==> inputs of wip/tundra <==
==> flow/design.v <==
module gain_block( 
	input signed [11:0] ip_data, 
	input ip_clock, 
	input ip_reset, 
	output [11:0] op_data
); 
	parameter signed [11:0] gain = 12'd1024;
	reg signed [11:0] reg_ip_data; 
	always@(posedge ip_clock or negedge ip_reset) begin 
		if(ip_reset == 1'd0) begin 
			reg_ip_data <= 12'd0;
		end else begin  
			reg_ip_data <= ip_data; 
		end 
	end 
	reg signed [11:0] reg_gain;
	wire signed [23:0] wire_gain; 
	assign wire_gain = reg_ip_data * gain;
	always@(posedge ip_clock or negedge ip_reset) begin 
		if(ip_reset == 1'd0) begin 
			reg_gain <= 12'd0;
		end else begin 
			reg_gain <= wire_gain[23:12]; 
		end 
	end 
	assign op_data = reg_gain; 
endmodule 
module abs_block( 
	input signed [11:0] ip_data,
	input ip_clock,
	input ip_reset,
	output [11:0] op_data
); 
	reg signed [11:0] reg_op_abs; 
	always@(posedge ip_clock or negedge ip_reset) begin 
		if(ip_reset == 1'd0) begin 
			reg_op_abs <= 12'd0;
		end else begin 
			if(ip_data < 12'sd0) begin 
				reg_op_abs <= -ip_data;
			end else begin 
				reg_op_abs <= ip_data; 
			end 
		end 
	end 
	assign op_data = reg_op_abs;
endmodule 
module power_estimation(
	input signed [11:0] ip_data,
	input ip_clock,
	input ip_reset,
	output [11:0] op_data
); 
	reg signed [11:0] reg_delay; 
	always@(posedge ip_clock or negedge ip_reset) begin 
		if(ip_reset == 1'd0) begin 
			reg_delay <= 12'd0;
		end else begin 
			reg_delay <= ip_data; 
		end 
	end 
	reg signed [11:0] reg_delay_2; 
	always@(posedge ip_clock or negedge ip_reset) begin 
		if(ip_reset == 1'd0) begin 
			reg_delay_2 <= 12'd0;
		end else begin 
			reg_delay_2 <= reg_delay; 
		end 
	end 
	reg signed [11:0] reg_delay_3; 
	always@(posedge ip_clock or negedge ip_reset) begin 
		if(ip_reset == 1'd0) begin 
			reg_delay_3 <= 12'd0;
		end else begin 
			reg_delay_3 <= reg_delay_2; 
		end 
	end
	reg signed [11:0] reg_delay_4; 
	always@(posedge ip_clock or negedge ip_reset) begin 
		if(ip_reset == 1'd0) begin 
			reg_delay_4 <= 12'd0;
		end else begin 
			reg_delay_4 <= reg_delay_3; 
		end 
	end
	reg signed [11:0] reg_delay_5; 
	always@(posedge ip_clock or negedge ip_reset) begin 
		if(ip_reset == 1'd0) begin 
			reg_delay_5 <= 12'd0;
		end else begin 
			reg_delay_5 <= reg_delay_4; 
		end 
	end
	reg signed [11:0] reg_delay_6; 
	always@(posedge ip_clock or negedge ip_reset) begin 
		if(ip_reset == 1'd0) begin 
			reg_delay_6 <= 12'd0;
		end else begin 
			reg_delay_6 <= reg_delay_5; 
		end 
	end
	reg signed [11:0] reg_delay_7; 
	always@(posedge ip_clock or negedge ip_reset) begin 
		if(ip_reset == 1'd0) begin 
			reg_delay_7 <= 12'd0;
		end else begin 
			reg_delay_7 <= reg_delay_6; 
		end 
	end
	reg signed [11:0] reg_delay_8; 
	always@(posedge ip_clock or negedge ip_reset) begin 
		if(ip_reset == 1'd0) begin 
			reg_delay_8 <= 12'd0;
		end else begin 
			reg_delay_8 <= reg_delay_7; 
		end 
	end
	reg signed [11:0] reg_delay_9; 
	always@(posedge ip_clock or negedge ip_reset) begin 
		if(ip_reset == 1'd0) begin 
			reg_delay_9 <= 12'd0;
		end else begin 
			reg_delay_9 <= reg_delay_8; 
		end 
	end 
	reg signed [11:0] reg_delay_10; 
	always@(posedge ip_clock or negedge ip_reset) begin 
		if(ip_reset == 1'd0) begin 
			reg_delay_10 <= 12'd0;
		end else begin 
			reg_delay_10 <= reg_delay_9; 
		end 
	end
	reg signed [11:0] reg_delay_11; 
	always@(posedge ip_clock or negedge ip_reset) begin 
		if(ip_reset == 1'd0) begin 
			reg_delay_11 <= 12'd0;
		end else begin 
			reg_delay_11 <= reg_delay_10; 
		end 
	end
	reg signed [11:0] reg_delay_12; 
	always@(posedge ip_clock or negedge ip_reset) begin 
		if(ip_reset == 1'd0) begin 
			reg_delay_12 <= 12'd0;
		end else begin 
			reg_delay_12 <= reg_delay_11; 
		end 
	end
	reg signed [11:0] reg_delay_13; 
	always@(posedge ip_clock or negedge ip_reset) begin 
		if(ip_reset == 1'd0) begin 
			reg_delay_13 <= 12'd0;
		end else begin 
			reg_delay_13 <= reg_delay_12; 
		end 
	end
	reg signed [11:0] reg_delay_14; 
	always@(posedge ip_clock or negedge ip_reset) begin 
		if(ip_reset == 1'd0) begin 
			reg_delay_14 <= 12'd0;
		end else begin 
			reg_delay_14 <= reg_delay_13; 
		end 
	end
	reg signed [11:0] reg_delay_15; 
	always@(posedge ip_clock or negedge ip_reset) begin 
		if(ip_reset == 1'd0) begin 
			reg_delay_15 <= 12'd0;
		end else begin 
			reg_delay_15 <= reg_delay_14; 
		end 
	end
	reg signed [11:0] reg_delay_16; 
	always@(posedge ip_clock or negedge ip_reset) begin 
		if(ip_reset == 1'd0) begin 
			reg_delay_16 <= 12'd0;
		end else begin 
			reg_delay_16 <= reg_delay_15; 
		end 
	end 
	reg signed [11:0] reg_delay_17; 
	always@(posedge ip_clock or negedge ip_reset) begin 
		if(ip_reset == 1'd0) begin 
			reg_delay_17 <= 12'd0;
		end else begin 
			reg_delay_17 <= reg_delay_16; 
		end 
	end 
	reg signed [11:0] reg_delay_18; 
	always@(posedge ip_clock or negedge ip_reset) begin 
		if(ip_reset == 1'd0) begin 
			reg_delay_18 <= 12'd0;
		end else begin 
			reg_delay_18 <= reg_delay_17; 
		end 
	end
	reg signed [11:0] reg_delay_19; 
	always@(posedge ip_clock or negedge ip_reset) begin 
		if(ip_reset == 1'd0) begin 
			reg_delay_19 <= 12'd0;
		end else begin 
			reg_delay_19 <= reg_delay_18; 
		end 
	end 
	reg signed [11:0] reg_delay_20; 
	always@(posedge ip_clock or negedge ip_reset) begin 
		if(ip_reset == 1'd0) begin 
			reg_delay_20 <= 12'd0;
		end else begin 
			reg_delay_20 <= reg_delay_19; 
		end 
	end 
	reg signed [11:0] reg_delay_21; 
	always@(posedge ip_clock or negedge ip_reset) begin 
		if(ip_reset == 1'd0) begin 
			reg_delay_21 <= 12'd0;
		end else begin 
			reg_delay_21 <= reg_delay_20; 
		end 
	end
	reg signed [11:0] reg_delay_22; 
	always@(posedge ip_clock or negedge ip_reset) begin 
		if(ip_reset == 1'd0) begin 
			reg_delay_22 <= 12'd0;
		end else begin 
			reg_delay_22 <= reg_delay_21; 
		end 
	end
	reg signed [11:0] reg_delay_23; 
	always@(posedge ip_clock or negedge ip_reset) begin 
		if(ip_reset == 1'd0) begin 
			reg_delay_23 <= 12'd0;
		end else begin 
			reg_delay_23 <= reg_delay_22; 
		end 
	end
	reg signed [11:0] reg_delay_24; 
	always@(posedge ip_clock or negedge ip_reset) begin 
		if(ip_reset == 1'd0) begin 
			reg_delay_24 <= 12'd0;
		end else begin 
			reg_delay_24 <= reg_delay_23; 
		end 
	end
	reg signed [11:0] reg_delay_25; 
	always@(posedge ip_clock or negedge ip_reset) begin 
		if(ip_reset == 1'd0) begin 
			reg_delay_25 <= 12'd0;
		end else begin 
			reg_delay_25 <= reg_delay_24; 
		end 
	end 
	reg signed [11:0] reg_delay_26; 
	always@(posedge ip_clock or negedge ip_reset) begin 
		if(ip_reset == 1'd0) begin 
			reg_delay_26 <= 12'd0;
		end else begin 
			reg_delay_26 <= reg_delay_25; 
		end 
	end 
	reg signed [11:0] reg_delay_27; 
	always@(posedge ip_clock or negedge ip_reset) begin 
		if(ip_reset == 1'd0) begin 
			reg_delay_27 <= 12'd0;
		end else begin 
			reg_delay_27 <= reg_delay_26; 
		end 
	end
	reg signed [11:0] reg_delay_28; 
	always@(posedge ip_clock or negedge ip_reset) begin 
		if(ip_reset == 1'd0) begin 
			reg_delay_28 <= 12'd0;
		end else begin 
			reg_delay_28 <= reg_delay_27; 
		end 
	end 
	reg signed [11:0] reg_delay_29; 
	always@(posedge ip_clock or negedge ip_reset) begin 
		if(ip_reset == 1'd0) begin 
			reg_delay_29 <= 12'd0;
		end else begin 
			reg_delay_29 <= reg_delay_28; 
		end 
	end 
	reg signed [11:0] reg_delay_30; 
	always@(posedge ip_clock or negedge ip_reset) begin 
		if(ip_reset == 1'd0) begin 
			reg_delay_30 <= 12'd0;
		end else begin 
			reg_delay_30 <= reg_delay_29; 
		end 
	end 
	reg signed [11:0] reg_delay_31; 
	always@(posedge ip_clock or negedge ip_reset) begin 
		if(ip_reset == 1'd0) begin 
			reg_delay_31 <= 12'd0;
		end else begin 
			reg_delay_31 <= reg_delay_30; 
		end 
	end 
	reg signed [11:0] reg_sum; 
	wire signed [15:0] wire_sum; 
	assign wire_sum = (ip_data + reg_delay + reg_delay_2 + reg_delay_3 + reg_delay_4 + reg_delay_5 + reg_delay_6 + reg_delay_7 + reg_delay_8 + reg_delay_9 + reg_delay_10
						 + reg_delay_11 + reg_delay_12 + reg_delay_13 + reg_delay_14 + reg_delay_15 + reg_delay_16 + reg_delay_17 + reg_delay_18 + reg_delay_19 + reg_delay_20 
						 + reg_delay_21 + reg_delay_22 + reg_delay_23 + reg_delay_24 + reg_delay_25 + reg_delay_26 + reg_delay_27 + reg_delay_28 + reg_delay_29 + reg_delay_30 + reg_delay_31);
	always@(posedge ip_clock or negedge ip_reset) begin 
		if(ip_reset == 1'd0) begin 
			reg_sum <= 12'd0;
		end else begin 
			reg_sum <= wire_sum[15:4]; 
		end 
	end 
	assign op_data = reg_sum;
endmodule 
module gain_error( 
	input signed [11:0] ip_data, 
	input ip_clock, 
	input ip_reset, 
	output [11:0] op_data
); 
	parameter signed [11:0] reference = 12'd2048; 
	wire signed [11:0] wire_error;  
	reg signed [11:0] reg_error;
	assign wire_error = reference - ip_data;
	always@(posedge ip_clock or negedge ip_reset) begin 
		if(ip_reset == 1'd0) begin 
			reg_error <= 12'd0;
		end else begin 
			reg_error <= wire_error;
		end 
	end 
	assign op_data = reg_error; 
endmodule 
module accumulator( 
	input signed [11:0] ip_data, 
	input ip_clock, 
	input ip_reset, 
	output [11:0] op_data
);  
	reg signed [15:0] reg_sum; 
	reg [4:0] reg_counter;
	always@(posedge ip_clock or negedge ip_reset) begin 
		if(ip_reset == 1'd0) begin 
			reg_sum <= 16'd0; 
			reg_counter <= 5'd0;
		end else begin 
			if(reg_counter == 5'd31) begin 
				reg_sum <= reg_sum;
			end else begin 
				reg_sum <= reg_sum + ip_data; 
			end 
			reg_counter <= reg_counter + 4'd1;
		end 
	end 
	assign op_data = reg_sum[15:4]; 
endmodule 
module product_block(
	input signed [11:0] ip_data, 
	input signed [11:0] ip_data_2,
	input ip_clock, 
	input ip_reset,
	output [11:0] op_data
); 
	reg signed [11:0] reg_product; 
	wire signed [23:0] wire_product; 
	assign wire_product = ip_data * ip_data_2;
	always@(posedge ip_clock or negedge ip_reset) begin 
		if(ip_reset == 1'd0) begin 
			reg_product <= 12'd0;
		end else begin 
			reg_product <= wire_product[23:12]; 
		end 
	end
	assign op_data = reg_product;
endmodule 
module agc_ref_correction(
	input signed [11:0] ip_data, 
	input ip_clock,
	input ip_reset, 
	output [11:0] op_data
); 
	wire signed [11:0] get_op_gain; 
	gain_block gain_block_inst( 
		.ip_data(ip_data), 
		.ip_clock(ip_clock), 
		.ip_reset(ip_reset), 
		.op_data(get_op_gain)
	); 
	wire signed [11:0] get_op_abs; 
	abs_block abs_block_inst(
		.ip_data(get_op_gain), 
		.ip_clock(ip_clock), 
		.ip_reset(ip_reset), 
		.op_data(get_op_abs)
	); 
	wire signed [11:0] get_op_power_est; 
	power_estimation power_estimation_inst( 
		.ip_data(get_op_abs), 
		.ip_clock(ip_clock), 
		.ip_reset(ip_reset), 
		.op_data(get_op_power_est)
	); 
	wire signed [11:0] get_op_gain_error; 
	gain_error gain_error_inst( 
		.ip_data(get_op_power_est), 
		.ip_clock(ip_clock), 
		.ip_reset(ip_reset), 
		.op_data(get_op_gain_error)
	);
	wire signed [11:0] get_op_acc;  
	accumulator accumulator_inst(
		.ip_data(get_op_gain_error), 
		.ip_clock(ip_clock), 
		.ip_reset(ip_reset), 
		.op_data(get_op_acc)
	);
	wire signed [11:0] get_op_product; 
	product_block product_block_inst( 
		.ip_data(ip_data), 
		.ip_data_2(get_op_acc),
		.ip_clock(ip_clock), 
		.ip_reset(ip_reset), 
		.op_data(get_op_product)
	); 
	assign op_data = get_op_product;
endmodule 
==> flow/run.sh <==
#!/bin/bash
# the make line also repeats each setting of config.mk as NAME=value (left out here)
make -C /OpenROAD-flow-scripts/flow DESIGN_CONFIG=/design/flow/config.mk WORK_HOME=/design/flow/orfs CLKGATE_MAP_FILE= finish
==> flow/config.mk <==
export PLATFORM = sky130hd
export DESIGN_NAME = agc_ref_correction
export DESIGN_NICKNAME = agc_ref_correction
export VERILOG_FILES = /design/flow/design.v
export SDC_FILE = /design/flow/constraint.sdc
export NUM_CORES = 4
export LEC_CHECK = 0
export CAP_MARGIN = 0
export CELL_PAD_IN_SITES_DETAIL_PLACEMENT = 1
export CORE_ASPECT_RATIO = 0.61
export CORE_MARGIN = 5
export CORE_UTILIZATION = 40
export CTS_CLUSTER_DIAMETER = 98
export MAX_ROUTING_LAYER = met5
export PLACE_DENSITY_LB_ADDON = 0.05
export SETUP_SLACK_MARGIN = -0.54
export SLEW_MARGIN = 20
export TNS_END_PERCENT = 15
==> flow/constraint.sdc <==
create_clock -name core_clock -period 10.0 [get_ports {ip_clock}]
set_input_delay 2.0000 -clock core_clock [delete_from_list [all_inputs] [get_ports {ip_clock}]]
set_output_delay 2.0000 -clock core_clock [all_outputs]
set_load 0.01 [all_outputs]
==> wip/harbor: changes against wip/tundra <==
- CAP_MARGIN: 0 -> 20
- CELL_PAD_IN_SITES_DETAIL_PLACEMENT: 1 -> unset
- CORE_ASPECT_RATIO: 0.61 -> unset
- CORE_MARGIN: 5 -> 2
- CORE_UTILIZATION: 40 -> 44
- CTS_CLUSTER_DIAMETER: 98 -> unset
- MAX_ROUTING_LAYER: met5 -> unset
- PLACE_DENSITY: unset -> 0.6
- PLACE_DENSITY_LB_ADDON: 0.05 -> unset
- SETUP_SLACK_MARGIN: -0.54 -> unset
- TNS_END_PERCENT: 15 -> unset
==> flow/constraint.sdc (replaced) <==
create_clock -name core_clock -period 5.67 [get_ports {ip_clock}]
set_input_delay 1.1340 -clock core_clock [delete_from_list [all_inputs] [get_ports {ip_clock}]]
set_output_delay 1.1340 -clock core_clock [all_outputs]
set_load 0.01 [all_outputs]
==> impl_metrics.py <==
# Physical implementation metrics
metrics = {
    "outcome": {
        "so_faults": "negative setup slack",
        "status": "failed layout checks",
    },
    "route": {
        "route.met3.wl_um": 1400,
        "drt-initial-drc-count": 630,
    },
    "final_timing": {
        "worst_slack_ns": -1.55,
        "setup_violations": 12,
    },
    "finish": {
        "finalNetCount": 3062,
    },
}
-- figures above: wip/harbor

==> impl_metrics.py <==
# Physical implementation metrics
metrics = {
    "route": {
        "route.met3.wl_um": 1780,
        "drt-initial-drc-count": 564,
        "via_count": 14376,
    },
    "finish": {
        "seq_share_pct": 36.8,
        "finalNetCount": 2873,
    },
    "synth": {
        "yosysWarnings": 6,
    },
    "outcome": {
        "status": "finished clean",
    },
    "final_timing": {
        "worst_slack_ns": 2.16,
    },
}
-- figures above: wip/tundra

